==> run a: inputs <==
Design archon_top, start of the top module:
module archon_top (
    input wire clk,
    input wire reset,  
    input wire [15:0] external_entropy_in,  
    input wire [7:0] analog_entropy_raw,    
    input wire [1:0] ml_predicted_action,  
    input wire ml_risk_flag_top,           
    input wire manual_lock_top,            
    input wire analog_lock_override,
    input wire analog_flush_override,
    input wire quantum_override_signal,  
    input wire [1:0] mission_profile,          
    input wire override_authentication_valid,  
    input wire [7:0] entropy_threshold_fsm,    
    output wire [3:0] cpu_debug_pc,
    output wire [15:0] cpu_debug_instr,
    output wire cpu_debug_stall,
    output wire cpu_debug_flush,
    output wire cpu_debug_lock,
    output wire [7:0] cpu_debug_fsm_entropy_log,
    output wire [2:0] cpu_debug_fsm_instr_type_log,
    output wire cpu_debug_hazard_flag,
    output wire [1:0] cpu_debug_fsm_state,
    output wire cpu_debug_shock_detected,
    output wire [1:0] cpu_debug_classified_entropy,
    output wire system_enable_fire_pulse  
);
    wire archon_top_internal_hazard_to_cpu = 1'b0;  
    pipeline_cpu u_pipeline_cpu (
        .clk(clk),
        .reset(reset),
        .external_entropy_in(external_entropy_in),
        .analog_entropy_raw_in(analog_entropy_raw),
        .ml_predicted_action(ml_predicted_action),  
        .ml_risk_flag_in(ml_risk_flag_top),
        .manual_lock_in(manual_lock_top),
        .internal_hazard_flag_for_fsm(archon_top_internal_hazard_to_cpu),
        .analog_lock_override_in(analog_lock_override),
        .analog_flush_override_in(analog_flush_override),
        .quantum_override_signal_in(quantum_override_signal),
        .mission_profile_in(mission_profile),
        .override_authentication_valid_in(override_authentication_valid),
        .entropy_threshold_fsm_in(entropy_threshold_fsm),
        .debug_pc(cpu_debug_pc),
        .debug_instr(cpu_debug_instr),
        .debug_stall(cpu_debug_stall),
        .debug_flush(cpu_debug_flush),
        .debug_lock(cpu_debug_lock),
        .debug_fsm_entropy_log(cpu_debug_fsm_entropy_log),
        .debug_fsm_instr_type_log(cpu_debug_fsm_instr_type_log),
        .debug_hazard_flag(cpu_debug_hazard_flag),
        .debug_fsm_state(cpu_debug_fsm_state),
        .debug_shock_detected(cpu_debug_shock_detected),
  ...
Settings: LEC_CHECK=0, ABC_AREA=1, CAP_MARGIN=20, CELL_PAD_IN_SITES_DETAIL_PLACEMENT=2, CORE_MARGIN=5, CORE_UTILIZATION=21, CTS_CLUSTER_SIZE=88, MAX_ROUTING_LAYER=met5, PLACE_DENSITY=0.46, SLEW_MARGIN=15, TNS_END_PERCENT=70; clock period 11.3 ns.
run.sh (not shown) runs the stock make flow with config.mk's settings and CLKGATE_MAP_FILE=.
==> run b (differences from run a) <==
- ABC_AREA: 1 -> not set
- CELL_PAD_IN_SITES_DETAIL_PLACEMENT: 2 -> not set
- CORE_MARGIN: 5 -> 2
- CORE_UTILIZATION: 21 -> 40
- CTS_CLUSTER_SIZE: 88 -> not set
- MAX_ROUTING_LAYER: met5 -> not set
- PLACE_DENSITY: 0.46 -> not set
- SETUP_SLACK_MARGIN: not set -> 3.06
- SLEW_MARGIN: 15 -> 20
- TNS_END_PERCENT: 70 -> not set
==> flow/constraint.sdc (replaced) <==
create_clock -name core_clock -period 13.1 [get_ports {clk}]
set_input_delay 2.6200 -clock core_clock [delete_from_list [all_inputs] [get_ports {clk}]]
set_output_delay 2.6200 -clock core_clock [all_outputs]
set_load 0.01 [all_outputs]
==> comparison table <==
Sequential area share after synthesis: run b 33.1%; run a 35.2%
Non-filler cells, final: run b 3,847; run a 4,992
Average cell area after synthesis: run b 9.89 µm²; run a 8.25 µm²
Non-clock buffer count in the final layout: run b 168; run a 169
Number of global-route vias before repair: run b 21,780; run a 25,197
Reg2Reg Setup Slack: run b 4300 ps; run a 1600 ps
Result of the run: run b no timing/DRC/antenna violations; run a no timing/DRC/antenna violations
CP required: run b 10,480 ps; run a 9040 ps
Met3 track demand over resource: run b 2.20%; run a 2.22%
Complex Gates by Area: run b 14.3%; run a 13.6%
Post-Route Skew: run b 51.9 ps; run a 31.0 ps
Via-per-instance ratio: run b 5.52; run a 4.49
NonClk Buf Share: run b 4.91%; run a 4.78%
Wire length of the first global-routing pass: run b 116,000 µm; run a 141,000 µm
Die Area: run b 71,300 µm²; run a 131,000 µm²
Final hold slack: run b 348 ps; run a 352 ps
Routability congestion estimate: run b 0.870; run a 0.812

==> inputs of v7 <==
archon_top again, from the RTL that the note above started with.
## archon_top
module archon_top (
    input wire clk,
    input wire reset,  
    input wire [15:0] external_entropy_in,  
    input wire [7:0] analog_entropy_raw,    
    input wire [1:0] ml_predicted_action,  
    input wire ml_risk_flag_top,           
    input wire manual_lock_top,            
    input wire analog_lock_override,
    input wire analog_flush_override,
    input wire quantum_override_signal,  
    input wire [1:0] mission_profile,          
    input wire override_authentication_valid,  
    input wire [7:0] entropy_threshold_fsm,    
    output wire [3:0] cpu_debug_pc,
    output wire [15:0] cpu_debug_instr,
    output wire cpu_debug_stall,
    output wire cpu_debug_flush,
    output wire cpu_debug_lock,
    output wire [7:0] cpu_debug_fsm_entropy_log,
    output wire [2:0] cpu_debug_fsm_instr_type_log,
    output wire cpu_debug_hazard_flag,
    output wire [1:0] cpu_debug_fsm_state,
    output wire cpu_debug_shock_detected,
    output wire [1:0] cpu_debug_classified_entropy,
    output wire system_enable_fire_pulse  
);
==> flow/config.mk <==
export PLATFORM = sky130hd
export DESIGN_NAME = archon_top
export DESIGN_NICKNAME = archon_top
export VERILOG_FILES = /design/flow/design.v
export SDC_FILE = /design/flow/constraint.sdc
export NUM_CORES = 4
export LEC_CHECK = 0
export ABC_AREA = 1
export CAP_MARGIN = 15
export CORE_ASPECT_RATIO = 1.13
export CORE_MARGIN = 2
export CORE_UTILIZATION = 64
export MAX_ROUTING_LAYER = met4
export SLEW_MARGIN = 15
export TNS_END_PERCENT = 95
==> flow/constraint.sdc <==
create_clock -name core_clock -period 13.7 [get_ports {clk}]
set_input_delay 2.7400 -clock core_clock [delete_from_list [all_inputs] [get_ports {clk}]]
set_output_delay 2.7400 -clock core_clock [all_outputs]
set_load 0.01 [all_outputs]
==> inputs of v16, as changes to v7 <==
CAP_MARGIN = 20   (was 15)
CORE_ASPECT_RATIO = unset   (was 1.13)
CORE_UTILIZATION = 71   (was 64)
CTS_CLUSTER_DIAMETER = 224   (was unset)
MAX_ROUTING_LAYER = unset   (was met4)
PLACE_DENSITY_LB_ADDON = 0.06   (was unset)
SLEW_MARGIN = 20   (was 15)
TNS_END_PERCENT = unset   (was 95)
==> flow/constraint.sdc (replaced) <==
create_clock -name core_clock -period 9.88 [get_ports {clk}]
set_input_delay 1.9760 -clock core_clock [delete_from_list [all_inputs] [get_ports {clk}]]
set_output_delay 1.9760 -clock core_clock [all_outputs]
set_load 0.01 [all_outputs]
==> inputs of v12, as changes to v7 <==
ABC_AREA = unset   (was 1)
CAP_MARGIN = 20   (was 15)
CORE_ASPECT_RATIO = unset   (was 1.13)
CORE_UTILIZATION = 40   (was 64)
MAX_ROUTING_LAYER = unset   (was met4)
SETUP_SLACK_MARGIN = 1.87   (was unset)
SLEW_MARGIN = 20   (was 15)
TNS_END_PERCENT = unset   (was 95)
==> flow/constraint.sdc (replaced) <==
create_clock -name core_clock -period 17.8 [get_ports {clk}]
set_input_delay 3.5600 -clock core_clock [delete_from_list [all_inputs] [get_ports {clk}]]
set_output_delay 3.5600 -clock core_clock [all_outputs]
set_load 0.01 [all_outputs]
==> qor summary <==
Post-DP HPWL: v16 49.6 mm; v12 50.5 mm; v7 48.6 mm
Share of cell area taken by flip-flops and latches: v16 31.0%; v12 29.8%; v7 32.0%
Global-route total usage across every layer: v16 36.2%; v12 19.9%; v7 31.9%
Worst Path Required: v16 7.90 ns; v12 14.24 ns; v7 10.96 ns
Post-route cell area: v16 0.0295 mm²; v12 0.0308 mm²; v7 0.0286 mm²
Worst-case setup margin in the final layout: v16 -0.624 ns; v12 2.23 ns; v7 0.815 ns
Detail Route met3 WL: v16 4.89 mm; v12 2.93 mm; v7 3.58 mm
Fraction of area in multi-input gates: v16 50.5%; v12 55.1%; v7 51.2%
Final Wtd Congestion: v16 0.934; v12 0.869; v7 0.972
Total via count after detailed routing: v16 22500; v12 20800; v7 21600
Area enclosed by the die boundary: v16 0.0382 mm²; v12 0.0713 mm²; v7 0.0423 mm²
Fraction of area in non-clock buffers: v16 5.15%; v12 2.92%; v7 2.81%
Area reported by Yosys stat: v16 0.0260 mm²; v12 0.0277 mm²; v7 0.0260 mm²
Via count of the first global-routing pass: v16 22600; v12 21500; v7 21400
Adder-cell share of the synthesized area: v16 21.0%; v12 19.7%; v7 21.0%
Run status: v16 complete, but fails checks; v12 finished clean; v7 finished clean
Reasons for failing layout checks: v16 negative setup slack; v12 -; v7 -
Count of warning messages emitted by the tools: v16 83; v12 80; v7 84
Post-CTS setup-driven buffer insertion count: v16 30; v12 0; v7 0
Post-synthesis area per instance: v16 8.25 µm²; v12 9.89 µm²; v7 8.25 µm²
Post-detailed-route via-to-cell ratio: v16 5.94; v12 5.52; v7 5.75

==> v10 <==
archon_top again, from the RTL that the note above started with.
Design archon_top, start of the top module:
module archon_top (
    input wire clk,
    input wire reset,  
    input wire [15:0] external_entropy_in,  
    input wire [7:0] analog_entropy_raw,    
    input wire [1:0] ml_predicted_action,  
    input wire ml_risk_flag_top,           
    input wire manual_lock_top,            
    input wire analog_lock_override,
    input wire analog_flush_override,
    input wire quantum_override_signal,  
    input wire [1:0] mission_profile,          
    input wire override_authentication_valid,  
    input wire [7:0] entropy_threshold_fsm,    
    output wire [3:0] cpu_debug_pc,
    output wire [15:0] cpu_debug_instr,
    output wire cpu_debug_stall,
    output wire cpu_debug_flush,
    output wire cpu_debug_lock,
    output wire [7:0] cpu_debug_fsm_entropy_log,
    output wire [2:0] cpu_debug_fsm_instr_type_log,
    output wire cpu_debug_hazard_flag,
    output wire [1:0] cpu_debug_fsm_state,
    output wire cpu_debug_shock_detected,
    output wire [1:0] cpu_debug_classified_entropy,
    output wire system_enable_fire_pulse  
);
Settings: LEC_CHECK=0, CAP_MARGIN=20, CELL_PAD_IN_SITES_DETAIL_PLACEMENT=1, CORE_MARGIN=2, CORE_UTILIZATION=26, GPL_TIMING_DRIVEN=0, PLACE_DENSITY_LB_ADDON=0.16, SLEW_MARGIN=20; clock period 13.7 ns.
==> v11: changes against v10 <==
==> flow/config.mk (replaced) <==
export PLATFORM = sky130hd
export DESIGN_NAME = archon_top
export DESIGN_NICKNAME = archon_top
export VERILOG_FILES = /design/flow/design.v
export SDC_FILE = /design/flow/constraint.sdc
export NUM_CORES = 4
export LEC_CHECK = 0
export CAP_MARGIN = 20
export CORE_MARGIN = 2
export CORE_UTILIZATION = 66
export SLEW_MARGIN = 20
==> flow/constraint.sdc (replaced) <==
create_clock -name core_clock -period 13.0 [get_ports {clk}]
set_input_delay 2.6000 -clock core_clock [delete_from_list [all_inputs] [get_ports {clk}]]
set_output_delay 2.6000 -clock core_clock [all_outputs]
set_load 0.01 [all_outputs]
==> results <==
quantity                                                            v10             v11
Status                                                   finished clean  finished clean
Data-path buffer share of cell area in the final layout           4.29%           3.87%
Core outline area                                             0.105 mm²      0.0417 mm²
Fp_density                                                        26.3%           66.4%
Vias in the first global route                                    22600           21600
R2r setup slk                                                   4560 ps         4880 ps
Overall die area                                              0.109 mm²      0.0436 mm²
Filler cell count in the final layout                             12100            3099
Detailed-routing wirelength on met1                            42200 µm        29100 µm
Average detailed-routed wire length per instance                19.8 µm         20.1 µm
Logic area                                                   0.0170 mm²      0.0169 mm²
Initial antenna violation count                                       4               0
Logic share of the area                                           52.9%           55.6%
